== build 1 ==
## mult16_top
module mult16_top (
  input         clk,
  input  [15:0] a,
  input  [15:0] b,
  output [31:0] p
);
  reg  [15:0] a_r, b_r;
  reg  [31:0] p_r;
  wire [31:0] o;
  multiplier_16bit u_mul (.a(a_r), .b(b_r), .o(o));
  always @(posedge clk) begin
    a_r <= a;
    b_r <= b;
    p_r <= o;
  end
  assign p = p_r;
endmodule
For scale: about 64 flip-flops, about 0.0077 mm2 of cells after synthesis.
export LEC_CHECK = 0
export ABC_AREA = 0
export CAP_MARGIN = 15
export CORE_MARGIN = 2
export CORE_UTILIZATION = 70
export CTS_CLUSTER_DIAMETER = 275
export CTS_CLUSTER_SIZE = 39
export HOLD_SLACK_MARGIN = -0.07
export SETUP_SLACK_MARGIN = 0.83
export SLEW_MARGIN = 20
create_clock -name core_clock -period 7.17 [get_ports {clk}]
run.sh (not shown) runs the stock make flow with config.mk's settings and CLKGATE_MAP_FILE=.
The final report for build 1 shows a completed flow and a layout that fails verification, specifically negative setup slack.
The following lists how build 34 was set up differently from build 1:
Settings: ABC_AREA: 0 -> 1; CAP_MARGIN: 15 -> 0.
==> comparison <==
- Build 34: all stages done; final checks FAILED (negative setup slack).
- Compared with build 1, build 34 shows a lower fraction of the yosys area taken by sequential cells.
- Data required time of the worst path was higher in the run labelled build 1.
### build 34 -> build 36
Settings: changing CAP_MARGIN from 0 to 15; changing SETUP_SLACK_MARGIN from 0.83 to 1.3; changing CORE_UTILIZATION from 70 to 72; removing HOLD_SLACK_MARGIN (formerly -0.07).
==> results <==
- Build 36 finished all stages; layout check result: FAIL, due to negative setup slack.
- In build 36 the area growth from synthesis to final layout turned out 0.72 points lower than in build 34.
[inputs] build 46 vs build 36
Settings: SETUP_SLACK_MARGIN no longer set, was 1.3; CORE_UTILIZATION now 70, was 72; CAP_MARGIN now 20, was 15.
==> comparison <==
- [build 46] flow finished | final checks: failed | reasons: negative setup slack
- Build 46 vs. build 36: sum of met2 wire segment lengths after detailed routing decreased 5.5%; met3 track demand over resource increased 0.27 points; total stage count of the critical path essentially unchanged; total number of vias increased 19.
- In the tables for build 46 and build 36, DRC marker count from the first detailed-route iteration reads higher with build 46.
- Between build 46 and build 36, the sequential share of layout area figures differ only marginally.
- Setup slack is lower on build 36
- On design area, build 36 beats build 46.
- Chip area estimate from yosys synthesis: build 36 vs build 46 identical

== oak ==
mult16_top again, from the RTL that the note above started with.
==> flow/design.v (excerpt) <==
module mult16_top (
  input         clk,
  input  [15:0] a,
  input  [15:0] b,
  output [31:0] p
);
clock: 12.2 ns
lec_check: 0
cap_margin: 0
core_margin: 2
core_utilization: 72
cts_cluster_diameter: 96
place_density: 0.39
setup_slack_margin: 1.6
slew_margin: 20
What the final checks of oak revealed, after a flow that finished every stage, was a layout that fails on negative setup slack.
## Diff of input files: pine against oak
# oak
export LEC_CHECK = 0
export CAP_MARGIN = 0
export CORE_MARGIN = 2
export CORE_UTILIZATION = 72
export CTS_CLUSTER_DIAMETER = 96
export PLACE_DENSITY = 0.39
export SETUP_SLACK_MARGIN = 1.6
export SLEW_MARGIN = 20
create_clock -name core_clock -period 12.2 [get_ports {clk}]
# pine
export LEC_CHECK = 0
export CAP_MARGIN = 40
export CORE_ASPECT_RATIO = 0.72
export CORE_MARGIN = 2
export CORE_UTILIZATION = 72
export SLEW_MARGIN = 20
create_clock -name core_clock -period 12.0 [get_ports {clk}]
- pine: flow complete, layout not clean; failing: negative setup slack
- Diff oak..pine | core utilization of the finished layout | negligible
- pine against oak: final-layout non-clock buffer area share did not really move; number of gates resized after CTS went up; synthesized area divided by synthesized cell count did not really move.
- In pine, the area growth from synthesis to layout came out 2.2 points above the value in oak.
- In the tables for pine and oak, final wirelength reads lower with oak.
- Of pine and oak, pine shows the lower initial core utilization, with oak above it.
What birch does differently from pine at the input level:
# pine
export LEC_CHECK = 0
export CAP_MARGIN = 40
export CORE_ASPECT_RATIO = 0.72
export CORE_MARGIN = 2
export CORE_UTILIZATION = 72
export SLEW_MARGIN = 20
create_clock -name core_clock -period 12.0 [get_ports {clk}]
# birch
export LEC_CHECK = 0
export ABC_AREA = 0
export CAP_MARGIN = 40
export CELL_PAD_IN_SITES_DETAIL_PLACEMENT = 0
export CORE_ASPECT_RATIO = 1.44
export CORE_MARGIN = 2
export CORE_UTILIZATION = 68
export MAX_ROUTING_LAYER = met5
export SLEW_MARGIN = 20
create_clock -name core_clock -period 12.0 [get_ports {clk}]
--- outcome ---
- birch -> stages 100% | layout checks FAIL | negative setup slack
- Comparing pine and birch, met1 track demand over resource is lower on birch.
- Row worst relative slew slack: birch higher / pine lower
- Where maximum frequency is concerned, pine is better than birch.
- Highest signal layer in the routed design = met4: pine; highest signal layer in the routed design = met5: birch
- birch: hold slack is 0.042 ns lower than what pine reported.
- Going from pine to birch, post-route non-filler standard cell count grows by 0.92%.
- birch ended with more die size than pine.
The following lists how maple was set up differently from birch:
# birch
export LEC_CHECK = 0
export ABC_AREA = 0
export CAP_MARGIN = 40
export CELL_PAD_IN_SITES_DETAIL_PLACEMENT = 0
export CORE_ASPECT_RATIO = 1.44
export CORE_MARGIN = 2
export CORE_UTILIZATION = 68
export MAX_ROUTING_LAYER = met5
export SLEW_MARGIN = 20
create_clock -name core_clock -period 12.0 [get_ports {clk}]
# maple
export LEC_CHECK = 0
export ABC_AREA = 1
export CAP_MARGIN = 20
export CORE_MARGIN = 2
export CORE_UTILIZATION = 68
export SLEW_MARGIN = 20
create_clock -name core_clock -period 21.7 [get_ports {clk}]
==> results <==
- Highest fanout seen on the critical path: lower on birch
- In summary, maple completed successfully, with a layout that passed the timing, DRC and antenna checks.
- Taking birch as the reference point, the cell area of maple falls by 390 sq um.
- maple against birch: routed via count went down by about 2.5%; cell count went up 1.3%; yosys synthesis chip area +4.1%; number of setup buffers added after CTS fell 2; required time of the critical path increased by 9.71 ns relative to the old numbers.

Starting RTL as in the previous note.
make LEC_CHECK=0 ABC_AREA=1 CAP_MARGIN=20 CORE_ASPECT_RATIO=0.5 CORE_MARGIN=2 CORE_UTILIZATION=72 CTS_CLUSTER_DIAMETER=348 CTS_CLUSTER_SIZE=96 SETUP_SLACK_MARGIN=0.69 SLEW_MARGIN=20 TNS_END_PERCENT=5 finish   # period 6.15 ns
The first run finished with setup timing left.
Then changed:
ABC_AREA = unset   (was 1)
CORE_ASPECT_RATIO = unset   (was 0.5)
CORE_UTILIZATION = 58   (was 72)
CTS_CLUSTER_DIAMETER = unset   (was 348)
CTS_CLUSTER_SIZE = unset   (was 96)
SETUP_SLACK_MARGIN = unset   (was 0.69)
TNS_END_PERCENT = unset   (was 5)
clock period = 7.9 ns   (was 6.15 ns; I/O delays follow)
The changed run finished but failed the layout checks on setup timing.
Global-route usage shrinks by 6.9 points.
Hold slack is worse by 100 ps.
Setup slack is better by 1800 ps.
Area after synthesis shrinks by 3.9%.
Non-clock buffer count shrinks by 12.
Routed wire length shrinks by 16%.
Cell count shrinks by 2.1%.

job 8840:
Starting RTL as in the previous note.
Settings: LEC_CHECK=0, CAP_MARGIN=0, CORE_MARGIN=2, CORE_UTILIZATION=72, CTS_CLUSTER_DIAMETER=103, PLACE_DENSITY=0.39, SETUP_SLACK_MARGIN=1.69, SLEW_MARGIN=20; clock period 11.4 ns.
Job 8840 completed end to end; final checks failed (negative setup slack).
> inputs changed (job 8840 -> job 4166)
- an added TNS_END_PERCENT of 35
- an added GPL_TIMING_DRIVEN of 1
- an added MAX_ROUTING_LAYER of met5
- an added ABC_AREA of 0
- an added GPL_ROUTABILITY_DRIVEN of 0
- an added CORE_ASPECT_RATIO of 0.85
- an added PLACE_DENSITY_LB_ADDON of 0.14
- a change of SETUP_SLACK_MARGIN from 1.69 to 1.57
- an added CELL_PAD_IN_SITES_GLOBAL_PLACEMENT of 1
- a deleted PLACE_DENSITY that had been 0.39
- a change of CORE_UTILIZATION from 72 to 56
- a change of CAP_MARGIN from 0 to 20
- an added CTS_CLUSTER_SIZE of 78
- an added MIN_ROUTING_LAYER of met2
- a change of SLEW_MARGIN from 20 to 30
- an added HOLD_SLACK_MARGIN of -0.07
[summary]
- In job 4166 the implementation ran to completion but is not tape-out ready, as the final checks report design-rule violations, negative setup slack.
- Worst hold slack after final layout for job 4166 is lower than for job 8840.
- Compared job 4166 vs job 8840, and cell resize tally after clock tree synthesis is up in job 4166.
- Taking job 8840 as the reference, in job 4166 final period utilization went up 0.60 points; die boundary width picked up an extra 22%.
- Core utilization: job 4166 lower than job 8840
- Data arrival time of the worst path up 0.05 ns in job 4166 wrt job 8840
Input-level comparison between job 9798 and job 4166:
- removing CTS_CLUSTER_SIZE (formerly 78)
- removing MAX_ROUTING_LAYER (formerly met5)
- removing GPL_ROUTABILITY_DRIVEN (formerly 0)
- removing SETUP_SLACK_MARGIN (formerly 1.57)
- removing TNS_END_PERCENT (formerly 35)
- removing CTS_CLUSTER_DIAMETER (formerly 103)
- removing GPL_TIMING_DRIVEN (formerly 1)
- changing SLEW_MARGIN from 30 to 20
- removing CELL_PAD_IN_SITES_GLOBAL_PLACEMENT (formerly 1)
- changing CORE_UTILIZATION from 56 to 70
- removing PLACE_DENSITY_LB_ADDON (formerly 0.14)
- removing CORE_ASPECT_RATIO (formerly 0.85)
- removing HOLD_SLACK_MARGIN (formerly -0.07)
- removing MIN_ROUTING_LAYER (formerly met2)
- removing ABC_AREA (formerly 0)
- changing the clock period (ns, I/O delays scaled along) from 11.4 to 3.75
### Flow results
[flow] job 9798 | stages: complete | final checks: fail | reason: negative setup slack. The worst slack at placement of job 9798 is lower than that of job 4166. Comparing job 9798 and job 4166, the lower final cell utilization of the core is on job 4166. Diff job 4166 -> job 9798 | routed metal-1 wirelength | increase of 4900 um. Area: job 9798 vs job 4166 -> job 9798 larger. Relative to job 4166, wire length has increased by 2300 um in job 9798. Diff job 4166 -> job 9798: sequential cell area share fell by 0.29 points; worst setup slack fell by 7.64 ns; wire length of the first global-routing pass rose by 5.5%; fraction of the cycle the final worst path needs rose by 220 points.
Input-level comparison between job 1158 and job 9798:
- CORE_UTILIZATION now 55, was 70
- the clock period (ns, I/O delays scaled along) now 14.2, was 3.75
==> comparison <==
Job 1158 did not stop at any stage, and its layout met the timing, DRC and antenna checks.
Run comparison: job 9798 critical path launch point a_r[14]$_DFF_P_; job 1158 critical path launch point b_r[0]$_DFF_P_
Compared to job 9798, job 1158 has synthesis-to-finish area growth 7.4 points lower.
Compared to job 9798, job 1158 has worst-path maximum fanout 12 higher.
Sort job 1158 and job 9798 by pre-placement core utilization desc -> top: job 9798
Time the worst path needs with I/O delays and setup: job 1158 and job 9798 compared, higher one is job 1158
